Design izhikevich_neuron, start of the top module:
module izhikevich_neuron #(parameter DT = 16'h0100)  
(
    input wire clk,
    input wire rst,
    input wire [15:0] I,           
    output reg spike               
);
Settings: LEC_CHECK=0, ABC_AREA=1, CAP_MARGIN=20, CORE_MARGIN=2, CORE_UTILIZATION=71, PLACE_DENSITY_LB_ADDON=0.11, SETUP_SLACK_MARGIN=2.81, SLEW_MARGIN=20; clock period 10.0 ns.
run.sh (not shown) runs the stock make flow with config.mk's settings and CLKGATE_MAP_FILE=.
The baseline ended with an error in global routing, error GRT-0232.
Then changed:
--- a/flow/config.mk
+++ b/flow/config.mk
@@ -6,9 +6,7 @@
 export NUM_CORES = 4
 export LEC_CHECK = 0
-export ABC_AREA = 1
 export CAP_MARGIN = 20
 export CORE_MARGIN = 2
-export CORE_UTILIZATION = 71
-export PLACE_DENSITY_LB_ADDON = 0.11
-export SETUP_SLACK_MARGIN = 2.81
+export CORE_UTILIZATION = 40
+export PLACE_DENSITY = 0.6
 export SLEW_MARGIN = 20
==> flow/constraint.sdc (replaced) <==
create_clock -name core_clock -period 11.7 [get_ports {clk}]
set_input_delay 2.3400 -clock core_clock [delete_from_list [all_inputs] [get_ports {clk}]]
set_output_delay 2.3400 -clock core_clock [all_outputs]
set_load 0.01 [all_outputs]
With this change the flow completed without violations.
Die size is higher by well over a third.
Synthesized area is lower by a few percent.
Synthesized cell count is lower by about a fifth.
Then changed:
--- a/flow/config.mk
+++ b/flow/config.mk
@@ -8,5 +8,5 @@
 export CAP_MARGIN = 20
 export CORE_MARGIN = 2
-export CORE_UTILIZATION = 40
-export PLACE_DENSITY = 0.6
+export CORE_UTILIZATION = 66
+export MAX_ROUTING_LAYER = met4
 export SLEW_MARGIN = 20
==> flow/constraint.sdc (replaced) <==
create_clock -name core_clock -period 8.19 [get_ports {clk}]
set_input_delay 1.6380 -clock core_clock [delete_from_list [all_inputs] [get_ports {clk}]]
set_output_delay 1.6380 -clock core_clock [all_outputs]
set_load 0.01 [all_outputs]
Outcome:
- The changed run finished but failed the layout checks on negative setup slack
- routed wire length climbs by a quarter to a third
- sequential share of layout area drops by 0.55 points
- die area drops by well over a third
- clock-buffer cell count drops by 1
- first-iteration DRC count climbs by a quarter to a third
- utilization climbs by 40 points
- hold slack is about the same
- design area climbs by roughly a tenth
- synthesized cell count stays the same
Then changed:
--- a/flow/config.mk
+++ b/flow/config.mk
@@ -8,5 +8,5 @@
 export CAP_MARGIN = 20
 export CORE_MARGIN = 2
-export CORE_UTILIZATION = 66
-export MAX_ROUTING_LAYER = met4
+export CORE_UTILIZATION = 72
+export SETUP_SLACK_MARGIN = -0.52
 export SLEW_MARGIN = 20
==> flow/constraint.sdc (replaced) <==
create_clock -name core_clock -period 11.4 [get_ports {clk}]
set_input_delay 2.2800 -clock core_clock [delete_from_list [all_inputs] [get_ports {clk}]]
set_output_delay 2.2800 -clock core_clock [all_outputs]
set_load 0.01 [all_outputs]
Result: The new run completed and failed the layout checks on negative setup slack; clock skew fell by 0.0067 ns; final cell count fell by 8.0%; worst setup slack gets better by 3.3 ns; via count fell by 10%; die size fell by 8.1%.

* * *

Setup of run 1:
izhikevich_neuron again, from the RTL that the note above started with.
clock: 18.6 ns
lec_check: 0
abc_area: 0
cap_margin: 20
cell_pad_in_sites_detail_placement: 1
cell_pad_in_sites_global_placement: 3
core_aspect_ratio: 1.92
core_margin: 3
core_utilization: 41
gpl_timing_driven: 0
slew_margin: 20
### run 1 -> run 2
- setting SETUP_SLACK_MARGIN to 2.61 for the first time
- setting GPL_ROUTABILITY_DRIVEN to 0 for the first time
- setting CTS_CLUSTER_SIZE to 83 for the first time
- setting PLACE_DENSITY_LB_ADDON to 0.2 for the first time
- changing CORE_UTILIZATION from 41 to 72
- changing CAP_MARGIN from 20 to 0
- setting TNS_END_PERCENT to 60 for the first time
- changing CELL_PAD_IN_SITES_GLOBAL_PLACEMENT from 3 to 2
### Flow results
- Run 2 never completed, since it errored out during 3_1_place_gp_skip_io.
- The die extent in x in run 1 is 1.3 times that in run 2.
- Compared to run 1, run 2 was floorplanned on a smaller die.
- Run 2 ended with more starting utilization of the core area than run 1.
- From run 2 to run 1, xor/xnor share of the synthesized area did not move at all.
diff inputs: run 2 => run 3
- ABC_AREA changed from 0 to 1
- CORE_MARGIN changed from 3 to 2
- GPL_ROUTABILITY_DRIVEN removed (was 0)
- GPL_TIMING_DRIVEN removed (was 0)
- SETUP_SLACK_MARGIN removed (was 2.61)
- CTS_CLUSTER_SIZE removed (was 83)
- PLACE_DENSITY_LB_ADDON removed (was 0.2)
- CAP_MARGIN changed from 0 to 20
- TNS_END_PERCENT removed (was 60)
- CELL_PAD_IN_SITES_GLOBAL_PLACEMENT removed (was 2)
- CELL_PAD_IN_SITES_DETAIL_PLACEMENT removed (was 1)
- PLACE_DENSITY newly set to 0.6
- CORE_ASPECT_RATIO removed (was 1.92)
- the clock period (ns, I/O delays scaled along) changed from 18.6 to 13.4
[summary]
Run 3 went all the way through synthesis, placement and routing and the layout is clean on timing, DRC and antenna. Changes observed in run 3 relative to run 2: count of distinct cell types in the synthesized netlist lost 13%; share of flip-flops with an asynchronous set or reset neither gained nor lost much; die boundary height lost about 26%. Status: register bit count reported by yosys parity (run 2, run 3). Share of synthesized area spent on multiplexers sits lower in run 3 than in run 2. Compared with run 2, run 3 shows a higher simple logic cell fraction of the synthesized area. The die size of run 3 was inferior to that of run 2. Diff run 2 -> run 3: sequential area share after synthesis fell by 0.38 points, synthesized cell count increased 389.
For run 4, these inputs were changed with respect to run 3:
- SETUP_SLACK_MARGIN now 3.96, previously not set
- CORE_ASPECT_RATIO now 0.92, previously not set
- TNS_END_PERCENT now 10, previously not set
Findings:
- Run 4: wire length about 20% above run 3
- Run 3 leaves less setup margin than run 4.
- On initial antenna violation count, run 4 and run 3 are neck and neck.
- Run 3 ended up with v[15] as its termination of the worst setup path; run 4 ended up with v[13].
- Number of nets in the layout on run 4 is up relative to run 3.

* * *

Setup of run A:
Starting RTL as in the previous note.
==> flow/config.mk <==
export PLATFORM = sky130hd
export DESIGN_NAME = izhikevich_neuron
export DESIGN_NICKNAME = izhikevich_neuron
export VERILOG_FILES = /design/flow/design.v
export SDC_FILE = /design/flow/constraint.sdc
export NUM_CORES = 4
export LEC_CHECK = 0
export ABC_AREA = 1
export CAP_MARGIN = 20
export CELL_PAD_IN_SITES_DETAIL_PLACEMENT = 1
export CELL_PAD_IN_SITES_GLOBAL_PLACEMENT = 3
export CORE_ASPECT_RATIO = 1.92
export CORE_MARGIN = 3
export CORE_UTILIZATION = 41
export GPL_TIMING_DRIVEN = 0
export SLEW_MARGIN = 20
==> flow/constraint.sdc <==
create_clock -name core_clock -period 12.0 [get_ports {clk}]
set_input_delay 2.4000 -clock core_clock [delete_from_list [all_inputs] [get_ports {clk}]]
set_output_delay 2.4000 -clock core_clock [all_outputs]
set_load 0.01 [all_outputs]
### run A -> run B
# run A
export LEC_CHECK = 0
export ABC_AREA = 1
export CAP_MARGIN = 20
export CELL_PAD_IN_SITES_DETAIL_PLACEMENT = 1
export CELL_PAD_IN_SITES_GLOBAL_PLACEMENT = 3
export CORE_ASPECT_RATIO = 1.92
export CORE_MARGIN = 3
export CORE_UTILIZATION = 41
export GPL_TIMING_DRIVEN = 0
export SLEW_MARGIN = 20
create_clock -name core_clock -period 12.0 [get_ports {clk}]
# run B
export LEC_CHECK = 0
export ABC_AREA = 0
export CAP_MARGIN = 20
export CORE_MARGIN = 2
export CORE_UTILIZATION = 20
export CTS_CLUSTER_DIAMETER = 331
export CTS_CLUSTER_SIZE = 100
export PLACE_DENSITY_LB_ADDON = 0.3
export SLEW_MARGIN = 20
export TNS_END_PERCENT = 10
create_clock -name core_clock -period 12.0 [get_ports {clk}]
--- outcome ---
Initial antenna violation count up 1 in run B wrt run A. In terms of flop share of the area, run B and run A differ only marginally. Final critical path time including I/O delays and setup, run B and run A, lower one = run B. Diff run A -> run B: insertion delay of the later-clocked pin in the worst-skew pair went down 0.02 ns; total via count after detailed routing went down 2463; final standard cell area without fillers went down 2.9%. Re synthesis-to-finish area growth: run B is 4.5 points up on run A. Run B vs run A — inserted tap cell count rose about 90%. Simple-gate share of the synthesized area, run B and run A, lower one = run B. The final reports for run B and run A show number of buffers outside the clock class in the layout higher in the former.
Changes in run C relative to run B:
# run B
export LEC_CHECK = 0
export ABC_AREA = 0
export CAP_MARGIN = 20
export CORE_MARGIN = 2
export CORE_UTILIZATION = 20
export CTS_CLUSTER_DIAMETER = 331
export CTS_CLUSTER_SIZE = 100
export PLACE_DENSITY_LB_ADDON = 0.3
export SLEW_MARGIN = 20
export TNS_END_PERCENT = 10
create_clock -name core_clock -period 12.0 [get_ports {clk}]
# run C
export LEC_CHECK = 0
export CAP_MARGIN = 20
export CELL_PAD_IN_SITES_DETAIL_PLACEMENT = 1
export CORE_MARGIN = 2
export CORE_UTILIZATION = 41
export SLEW_MARGIN = 20
create_clock -name core_clock -period 12.0 [get_ports {clk}]
==> comparison <==
- NOTE: overall die height in run C falls short of that of run B
- [compare] base=run B new=run C: met2 demand-to-capacity share in global routing went up, design area now smaller.
- Run C against run B: fmax went down 1.9 MHz; via-per-instance ratio now sits higher.
- In the reports for run B and run C, the smaller global-route wire length before repair belongs to run B.
- In run C relative to run B, routed wire length had gone up by more than 10%.
- CTS buffer count came out exactly the same in run B and run C.
For run D, these inputs were changed with respect to run C:
# run C
export LEC_CHECK = 0
export CAP_MARGIN = 20
export CELL_PAD_IN_SITES_DETAIL_PLACEMENT = 1
export CORE_MARGIN = 2
export CORE_UTILIZATION = 41
export SLEW_MARGIN = 20
create_clock -name core_clock -period 12.0 [get_ports {clk}]
# run D
export LEC_CHECK = 0
export ABC_AREA = 0
export CAP_MARGIN = 20
export CORE_MARGIN = 2
export CORE_UTILIZATION = 63
export CTS_CLUSTER_DIAMETER = 331
export CTS_CLUSTER_SIZE = 100
export PLACE_DENSITY_LB_ADDON = 0.3
export SLEW_MARGIN = 20
export TNS_END_PERCENT = 10
create_clock -name core_clock -period 12.0 [get_ports {clk}]
Notes after the runs:
- Run C → run D: post-CTS setup repair buffer count shrank by 2, worst setup slack after layout moved up.
- Delta (run D minus run C): hold slack shrank by 0.0064 ns, post-route standard cell area excluding fillers shrank by about 2.2%, final routed wirelength across all metal layers shrank by about 18%, clock-cell share of area grew by 0.15 points.
- Measured against run D, the amount of wire on met3 after detailed routing of run C comes out at 0.45 times the reference value.
diff inputs: run D => run E
# run D
export LEC_CHECK = 0
export ABC_AREA = 0
export CAP_MARGIN = 20
export CORE_MARGIN = 2
export CORE_UTILIZATION = 63
export CTS_CLUSTER_DIAMETER = 331
export CTS_CLUSTER_SIZE = 100
export PLACE_DENSITY_LB_ADDON = 0.3
export SLEW_MARGIN = 20
export TNS_END_PERCENT = 10
create_clock -name core_clock -period 12.0 [get_ports {clk}]
# run E
export LEC_CHECK = 0
export ABC_AREA = 0
export CAP_MARGIN = 20
export CELL_PAD_IN_SITES_GLOBAL_PLACEMENT = 3
export CORE_MARGIN = 2
export CORE_UTILIZATION = 40
export CTS_CLUSTER_DIAMETER = 331
export CTS_CLUSTER_SIZE = 100
export PLACE_DENSITY = 0.86
export SLEW_MARGIN = 20
export TNS_END_PERCENT = 10
create_clock -name core_clock -period 12.0 [get_ports {clk}]
Compared with run D, in run E sequential share of layout area -0.17 points; post-route minimum period -0.12 ns; post-route non-filler standard cell count +206; final worst-path cycle share -0.99 points.
Run D vs run E, launching instance or port of the critical path: v[10] vs v[5]
Setup changes, run E to run F
# run E
export LEC_CHECK = 0
export ABC_AREA = 0
export CAP_MARGIN = 20
export CELL_PAD_IN_SITES_GLOBAL_PLACEMENT = 3
export CORE_MARGIN = 2
export CORE_UTILIZATION = 40
export CTS_CLUSTER_DIAMETER = 331
export CTS_CLUSTER_SIZE = 100
export PLACE_DENSITY = 0.86
export SLEW_MARGIN = 20
export TNS_END_PERCENT = 10
create_clock -name core_clock -period 12.0 [get_ports {clk}]
# run F
export LEC_CHECK = 0
export ABC_AREA = 0
export CAP_MARGIN = 20
export CELL_PAD_IN_SITES_GLOBAL_PLACEMENT = 3
export CORE_MARGIN = 2
export CORE_UTILIZATION = 40
export CTS_CLUSTER_DIAMETER = 291
export CTS_CLUSTER_SIZE = 26
export PLACE_DENSITY = 0.91
export SLEW_MARGIN = 15
export TNS_END_PERCENT = 40
create_clock -name core_clock -period 12.0 [get_ports {clk}]
==> comparison <==
In run F the global-route wire length before repair turned out about 0.9% lower than in run E. Re number of antenna violations at the first check in global routing: run F is 1 up on run E. Of run E and run F, the run reporting the lower worst-case setup margin in the final layout was run E.
